==> inputs of 01-07 <==
==> flow/design.v <==
module testpc(
	clock,   
	reset,   
	pc,   
	instruction,   
	mem_data,   
	mem_addr,   
	mem_wdata,   
	mwrite_enable,
	mread_enable,
	regwrite_enable,   
	write_addr,   
	reg_write_data   
	);
	input clock, reset;
	input [15:0] instruction, mem_data;
	output [15:0] pc, mem_addr, mem_wdata;
	output [15:0] reg_write_data;
	output mwrite_enable, mread_enable, regwrite_enable;
	output [2:0] write_addr;
	reg [15:0] pc, read_data1, read_data2, ext_imm_data, alu_result;
	reg [15:0] reg_write_data;
	reg [15:0] jump_addr, branch_addr;
	reg [15:0] mwrite_addr, mread_addr;
	reg [6:0] imm_data;
	reg [2:0] read_addr1, read_addr2, write_addr;
	reg [1:0] result_sel;
	reg regwrite_enable, func_sel, imm_sel, mwrite_enable;
	reg mread_enable, memtoreg_sel, jump_enable, branch_enable;
	reg [15:0] reg_table[0:7];
	reg [15:0] c, temp;
	reg c1, c2, s1;
	wire [15:0] b1;
	wire [15:0] and_result, not_result;
	assign mem_addr = alu_result;
	assign mem_wdata = read_data2;
	always@(posedge clock or negedge reset)
	begin
		if(reset == 1'b0)
			pc <= 16'b0000000000000000;
		else if(branch_enable == 1'b1)
		begin
			if(alu_result == 0)
				pc <= pc + branch_addr;
			else
				pc <= pc + 16'b0000000000000001;
		end
		else if(jump_enable == 1'b1)
			pc <= 16'b0000000000000000 + jump_addr;
		else
			pc <= pc + 16'b0000000000000001;
	end
	always@(instruction)
	begin
		begin
			if(instruction[15:13] == 3'b001 && instruction[3:0] <= 4'b0010)   
			begin
				if(instruction[3:0] == 4'b0000)   
				begin
					read_addr1 = instruction[12:10]; 
					read_addr2 = instruction[9:7];  
					write_addr = instruction[6:4];  
					imm_data = 7'b0000000;
					mwrite_addr = 16'b0000000000000000;
					mread_addr = 16'b0000000000000000;
					jump_addr = 16'b0000000000000000;
					branch_addr = 16'b0000000000000000;
					regwrite_enable = 1'b1;
					func_sel = 1'b0;
					result_sel = 2'b00;
					imm_sel = 1'b0;
					mwrite_enable = 1'b0;
					mread_enable = 1'b0;
					memtoreg_sel = 1'b0;
					jump_enable = 1'b0;
					branch_enable = 1'b0;
				end
				else if(instruction[3:0] == 4'b0001)   
				begin
					read_addr1 = instruction[12:10];  
					read_addr2 = instruction[9:7];  
					write_addr = instruction[6:4];  
					imm_data = 7'b0000000;
					mwrite_addr = 16'b0000000000000000;
					mread_addr = 16'b0000000000000000;
					jump_addr = 16'b0000000000000000;
					branch_addr = 16'b0000000000000000;
					regwrite_enable = 1'b1;
					func_sel = 1'b0;
					result_sel = 2'b10;
					imm_sel = 1'b0;
					mwrite_enable = 1'b0;
					mread_enable = 1'b0;
					memtoreg_sel = 1'b0;
					jump_enable = 1'b0;
					branch_enable =	1'b0;		
				end
				else   
				begin
					read_addr1 = instruction[12:10];  
					read_addr2 = instruction[9:7];  
					write_addr = instruction[6:4];  
					imm_data = 7'b0000000;
					mwrite_addr = 16'b0000000000000000;
					mread_addr = 16'b0000000000000000;
					jump_addr = 16'b0000000000000000;
					branch_addr = 16'b0000000000000000;
					regwrite_enable = 1'b1;
					func_sel = 1'b0;
					result_sel = 2'b11;
					imm_sel = 1'b0;
					mwrite_enable = 1'b0;
					mread_enable = 1'b0;
					memtoreg_sel = 1'b0;
					jump_enable = 1'b0;
					branch_enable =	1'b0;		
				end
			end
			else if(instruction[15:13] == 3'b011)   
			begin
				read_addr1 = instruction[12:10];  
				read_addr2 = 3'b000; 
				write_addr = instruction[9:7];  
				imm_data = instruction[6:0];  
				mwrite_addr = 16'b0000000000000000;
				mread_addr = 16'b0000000000000000;
				jump_addr = 16'b0000000000000000;
				branch_addr = 16'b0000000000000000;
				regwrite_enable = 1'b1;
				func_sel = 1'b0;
				result_sel = 2'b00;
				imm_sel = 1'b1;
				mwrite_enable = 1'b0;
				mread_enable = 1'b0;
				memtoreg_sel = 1'b0;
				jump_enable = 1'b0;
				branch_enable =	1'b0;	
			end
			else if(instruction[15:13] == 3'b100)   
			begin
				read_addr1 = instruction[12:10]; 
				read_addr2 = 3'b000;  
				write_addr = instruction[9:7]; 
				imm_data = instruction[6:0];  
				mwrite_addr = 16'b0000000000000000;
				mread_addr = instruction[12:10];
				jump_addr = 16'b0000000000000000;
				branch_addr = 16'b0000000000000000;
				regwrite_enable = 1'b1;
				func_sel = 1'b0;
				result_sel = 2'b00;
				imm_sel = 1'b1;
				mwrite_enable = 1'b0;
				mread_enable = 1'b1;
				memtoreg_sel = 1'b1;
				jump_enable = 1'b0;
				branch_enable =	1'b0;	
			end
			else if(instruction[15:13] == 3'b101)   
			begin
				read_addr1 = instruction[12:10]; 
				read_addr2 = instruction[9:7];
				write_addr = 3'b000;
				imm_data = instruction[6:0]; 
				mwrite_addr = instruction[9:7]; 
				mread_addr = 16'b0000000000000000;
				jump_addr = 16'b0000000000000000;
				branch_addr = 16'b0000000000000000;
				regwrite_enable = 1'b0;
				func_sel = 1'b0;
				result_sel = 2'b00;
				imm_sel = 1'b1;
				mwrite_enable = 1'b1;
				mread_enable = 1'b0;
				memtoreg_sel = 1'b0;
				jump_enable = 1'b0;
				branch_enable =	1'b0;	
			end
			else if(instruction[15:13] == 3'b110)   
			begin
				read_addr1 = instruction[12:10]; 
				read_addr2 = instruction[9:7]; 
				write_addr = 3'b000;
				imm_data = instruction[6:0]; 
				mwrite_addr = 16'b0000000000000000;
				mread_addr = 16'b0000000000000000;
				jump_addr = 16'b0000000000000000;
				branch_addr = instruction[6:0];
				regwrite_enable = 1'b0;
				func_sel = 1'b1;
				result_sel = 2'b00;
				imm_sel = 1'b0;
				mwrite_enable = 1'b0;
				mread_enable = 1'b0;
				memtoreg_sel = 1'b0;
				jump_enable = 1'b0;
				branch_enable =	1'b1;	
			end
			else if(instruction[15:13] == 3'b111)   
			begin
				read_addr1 = 3'b000;
				read_addr2 = 3'b000; 
				write_addr = 3'b000;
				imm_data = 7'b0000000;
				mwrite_addr = 16'b0000000000000000;
				mread_addr = 16'b0000000000000000;
				jump_addr = instruction[12:0];   
				branch_addr = 16'b0000000000000000;
				regwrite_enable = 1'b0;
				func_sel = 1'b0;
				result_sel = 2'b00;
				imm_sel = 1'b0;
				mwrite_enable = 1'b0;
				mread_enable = 1'b0;
				memtoreg_sel = 1'b0;
				jump_enable = 1'b1;
				branch_enable = 1'b0;	
			end
			else   
			begin
				read_addr1 = 3'b000;
				read_addr2 = 3'b000;
				write_addr = 3'b000;
				imm_data = 7'b0000000;
				mwrite_addr = 16'b0000000000000000;
				mread_addr = 16'b0000000000000000;
				jump_addr = 16'b0000000000000000;
				branch_addr = 16'b0000000000000000;
				regwrite_enable = 1'b0;
				func_sel = 1'b0;
				result_sel = 2'b00;
				imm_sel = 1'b0;
				mwrite_enable = 1'b0;
				mread_enable = 1'b0;
				memtoreg_sel = 1'b0;
				jump_enable = 1'b0;
				branch_enable =	1'b0;	
			end
		end
	end
	always@(alu_result, mem_data, memtoreg_sel)
	begin
		if(memtoreg_sel == 1'b1)
			reg_write_data = mem_data;
		else
			reg_write_data = alu_result;
	end
	always@(posedge clock or negedge reset)
	begin
		if(reset == 1'b0)   
		begin
			reg_table[0] <= 16'b0000000000000000;
			reg_table[1] <= 16'b0000000000000000;
			reg_table[2] <= 16'b0000000000000000;
			reg_table[3] <= 16'b0000000000000000;
			reg_table[4] <= 16'b0000000000000000;
			reg_table[5] <= 16'b0000000000000000;
			reg_table[6] <= 16'b0000000000000000;
			reg_table[7] <= 16'b0000000000000000;
		end
		else if(regwrite_enable == 1'b1)
			reg_table[write_addr] <= reg_write_data;
	end
	always@(*)
	begin
		read_data1 = reg_table[read_addr1];
		read_data2 = reg_table[read_addr2];
	end
	reg [15:0] mux_data;
	reg [15:0] adder_result;	
	always@(imm_data)
	begin
		if(imm_data[6] == 1'b1)
			ext_imm_data = 16'b1111111110000000 + imm_data;
		else
			ext_imm_data = 16'b0000000000000000 + imm_data;
	end
	always@(read_data2, ext_imm_data, imm_sel)
	begin
		if(imm_sel == 1'b0)
			mux_data = read_data2;
		else
			mux_data = ext_imm_data;
	end
	always@(mux_data, b1, func_sel)
	case(func_sel)
		1'b0 : temp = mux_data;
		1'b1 : temp = ~mux_data + 1;
	endcase
	assign b1 = temp;
	always@(*)
	begin
	adder_result[0] = read_data1[0] ^ b1[0];
	c[0] = read_data1[0] & b1[0];	
	s1 = b1[1] ^ c[0];
	c1 = b1[1] & c[0];
	adder_result[1] = read_data1[1] ^ s1;
	c2 = read_data1[1] & s1;
	c[1] = c1 | c2;
	s1 = b1[2] ^ c[1];
	c1 = b1[2] & c[1];
	adder_result[2] = read_data1[2] ^ s1;
	c2 = read_data1[2] & s1;
	c[2] = c1 | c2;	
	s1 = b1[3] ^ c[2];
	c1 = b1[3] & c[2];
	adder_result[3] = read_data1[3] ^ s1;
	c2 = read_data1[3] & s1;
	c[3] = c1 | c2;
	s1 = b1[4] ^ c[3];
	c1 = b1[4] & c[3];
	adder_result[4] = read_data1[4] ^ s1;
	c2 = read_data1[4] & s1;
	c[4] = c1 | c2;
	s1 = b1[5] ^ c[4];
	c1 = b1[5] & c[4];
	adder_result[5] = read_data1[5] ^ s1;
	c2 = read_data1[5] & s1;
	c[5] = c1 | c2;
	s1 = b1[6] ^ c[5];
	c1 = b1[6] & c[5];
	adder_result[6] = read_data1[6] ^ s1;
	c2 = read_data1[6] & s1;
	c[6] = c1 | c2;
	s1 = b1[7] ^ c[6];
	c1 = b1[7] & c[6];
	adder_result[7] = read_data1[7] ^ s1;
	c2 = read_data1[7] & s1;
	c[7] = c1 | c2;
	s1 = b1[8] ^ c[7];
	c1 = b1[8] & c[7];
	adder_result[8] = read_data1[8] ^ s1;
	c2 = read_data1[8] & s1;
	c[8] = c1 | c2;
	s1 = b1[9] ^ c[8];
	c1 = b1[9] & c[8];
	adder_result[9] = read_data1[9] ^ s1;
	c2 = read_data1[9] & s1;
	c[9] = c1 | c2;
	s1 = b1[10] ^ c[9];
	c1 = b1[10] & c[9];
	adder_result[10] = read_data1[10] ^ s1;
	c2 = read_data1[10] & s1;
	c[10] = c1 | c2;
	s1 = b1[11] ^ c[10];
	c1 = b1[11] & c[10];
	adder_result[11] = read_data1[11] ^ s1;
	c2 = read_data1[11] & s1;
	c[11] = c1 | c2;
	s1 = b1[12] ^ c[11];
	c1 = b1[12] & c[11];
	adder_result[12] = read_data1[12] ^ s1;
	c2 = read_data1[12] & s1;
	c[12] = c1 | c2;
	s1 = b1[13] ^ c[12];
	c1 = b1[13] & c[12];
	adder_result[13] = read_data1[13] ^ s1;
	c2 = read_data1[13] & s1;
	c[13] = c1 | c2;
	s1 = b1[14] ^ c[13];
	c1 = b1[14] & c[13];
	adder_result[14] = read_data1[14] ^ s1;
	c2 = read_data1[14] & s1;
	c[14] = c1 | c2;
	s1 = b1[15] ^ c[14];
	c1 = b1[15] & c[14];
	adder_result[15] = read_data1[15] ^ s1;
	c2 = read_data1[15] & s1;
	c[15] = c1 | c2;
	end
	assign and_result = read_data1 & mux_data;
	assign not_result = ~read_data1 + mux_data;
	always@(adder_result, and_result, not_result, result_sel)
	case(result_sel)
		2'b00 : alu_result = adder_result;
		2'b01 : 
		begin
			if(adder_result >= 0)
				alu_result = 8'b00000000;
			else
				alu_result = 8'b00000001;
		end
		2'b10 : alu_result = and_result;
		2'b11 : alu_result = not_result;
	endcase
endmodule
==> flow/run.sh <==
#!/bin/bash
# the make line also repeats each setting of config.mk as NAME=value (left out here)
make -C /OpenROAD-flow-scripts/flow DESIGN_CONFIG=/design/flow/config.mk WORK_HOME=/design/flow/orfs CLKGATE_MAP_FILE= finish
==> flow/config.mk <==
export PLATFORM = sky130hd
export DESIGN_NAME = testpc
export DESIGN_NICKNAME = testpc
export VERILOG_FILES = /design/flow/design.v
export SDC_FILE = /design/flow/constraint.sdc
export NUM_CORES = 4
export LEC_CHECK = 0
export ABC_AREA = 1
export CAP_MARGIN = 20
export CELL_PAD_IN_SITES_GLOBAL_PLACEMENT = 2
export CORE_ASPECT_RATIO = 1.71
export CORE_MARGIN = 2
export CORE_UTILIZATION = 58
export CTS_CLUSTER_DIAMETER = 285
export GPL_ROUTABILITY_DRIVEN = 0
export GPL_TIMING_DRIVEN = 1
export PLACE_DENSITY = 0.9
export SETUP_SLACK_MARGIN = -0.31
export SLEW_MARGIN = 20
==> flow/constraint.sdc <==
create_clock -name core_clock -period 17.0 [get_ports {clock}]
set_input_delay 3.4000 -clock core_clock [delete_from_list [all_inputs] [get_ports {clock}]]
set_output_delay 3.4000 -clock core_clock [all_outputs]
set_load 0.01 [all_outputs]
==> 08-09 (differences from 01-07) <==
==> flow/config.mk (replaced) <==
export PLATFORM = sky130hd
export DESIGN_NAME = testpc
export DESIGN_NICKNAME = testpc
export VERILOG_FILES = /design/flow/design.v
export SDC_FILE = /design/flow/constraint.sdc
export NUM_CORES = 4
export LEC_CHECK = 0
export ABC_AREA = 1
export CAP_MARGIN = 20
export CORE_MARGIN = 2
export CORE_UTILIZATION = 66
export CTS_CLUSTER_DIAMETER = 336
export CTS_CLUSTER_SIZE = 97
export PLACE_DENSITY_LB_ADDON = 0.01
export SLEW_MARGIN = 20
==> flow/constraint.sdc (replaced) <==
create_clock -name core_clock -period 10.7 [get_ports {clock}]
set_input_delay 2.1400 -clock core_clock [delete_from_list [all_inputs] [get_ports {clock}]]
set_output_delay 2.1400 -clock core_clock [all_outputs]
set_load 0.01 [all_outputs]
==> summary of the runs <==
08-09 reached the layout checks and failed them: negative setup slack. 01-07 ended with an error in 3_1_place_gp_skip_io. Synthesized cell count is the same in 08-09 and 01-07. Synthesized area is the same in 01-07 and 08-09. Die size: 01-07 is higher than 08-09 (14%).
==> figures <==
Outcome: 01-07 did not finish; 08-09 finished with violations
Stage where the flow stopped: 01-07 3_1_place_gp_skip_io; 08-09 -
Reasons for failing layout checks: 01-07 -; 08-09 negative setup slack
Post-synthesis adder-cell area fraction: 01-07 7.21%; 08-09 7.21%
Initial Util: 01-07 58.6%; 08-09 66.8%
Primary flip-flop cell chosen by synthesis mapping: 01-07 sky130_fd_sc_hd__dfrtp_1; 08-09 sky130_fd_sc_hd__dfrtp_1
Die Span Y: 01-07 187 um; 08-09 135 um
Die Footprint: 01-07 20800 um^2; 08-09 18300 um^2
AO/OA Area Share: 01-07 14.0%; 08-09 14.0%
FP Rows: 01-07 67; 08-09 48
Cells in synth_stat.txt: 01-07 1693; 08-09 1693
Core Region: 01-07 19400 um^2; 08-09 17100 um^2
Post-synthesis average cell area: 01-07 6.73 um^2; 08-09 6.73 um^2
Library cell with the highest instance count after synthesis: 01-07 sky130_fd_sc_hd__nand2_1; 08-09 sky130_fd_sc_hd__nand2_1
Share of async-settable or async-resettable flops after synthesis: 01-07 100%; 08-09 100%
Horizontal die dimension: 01-07 111 um; 08-09 135 um
Synthesized-area fraction occupied by and/or/nand/nor cells: 01-07 34.1%; 08-09 34.1%
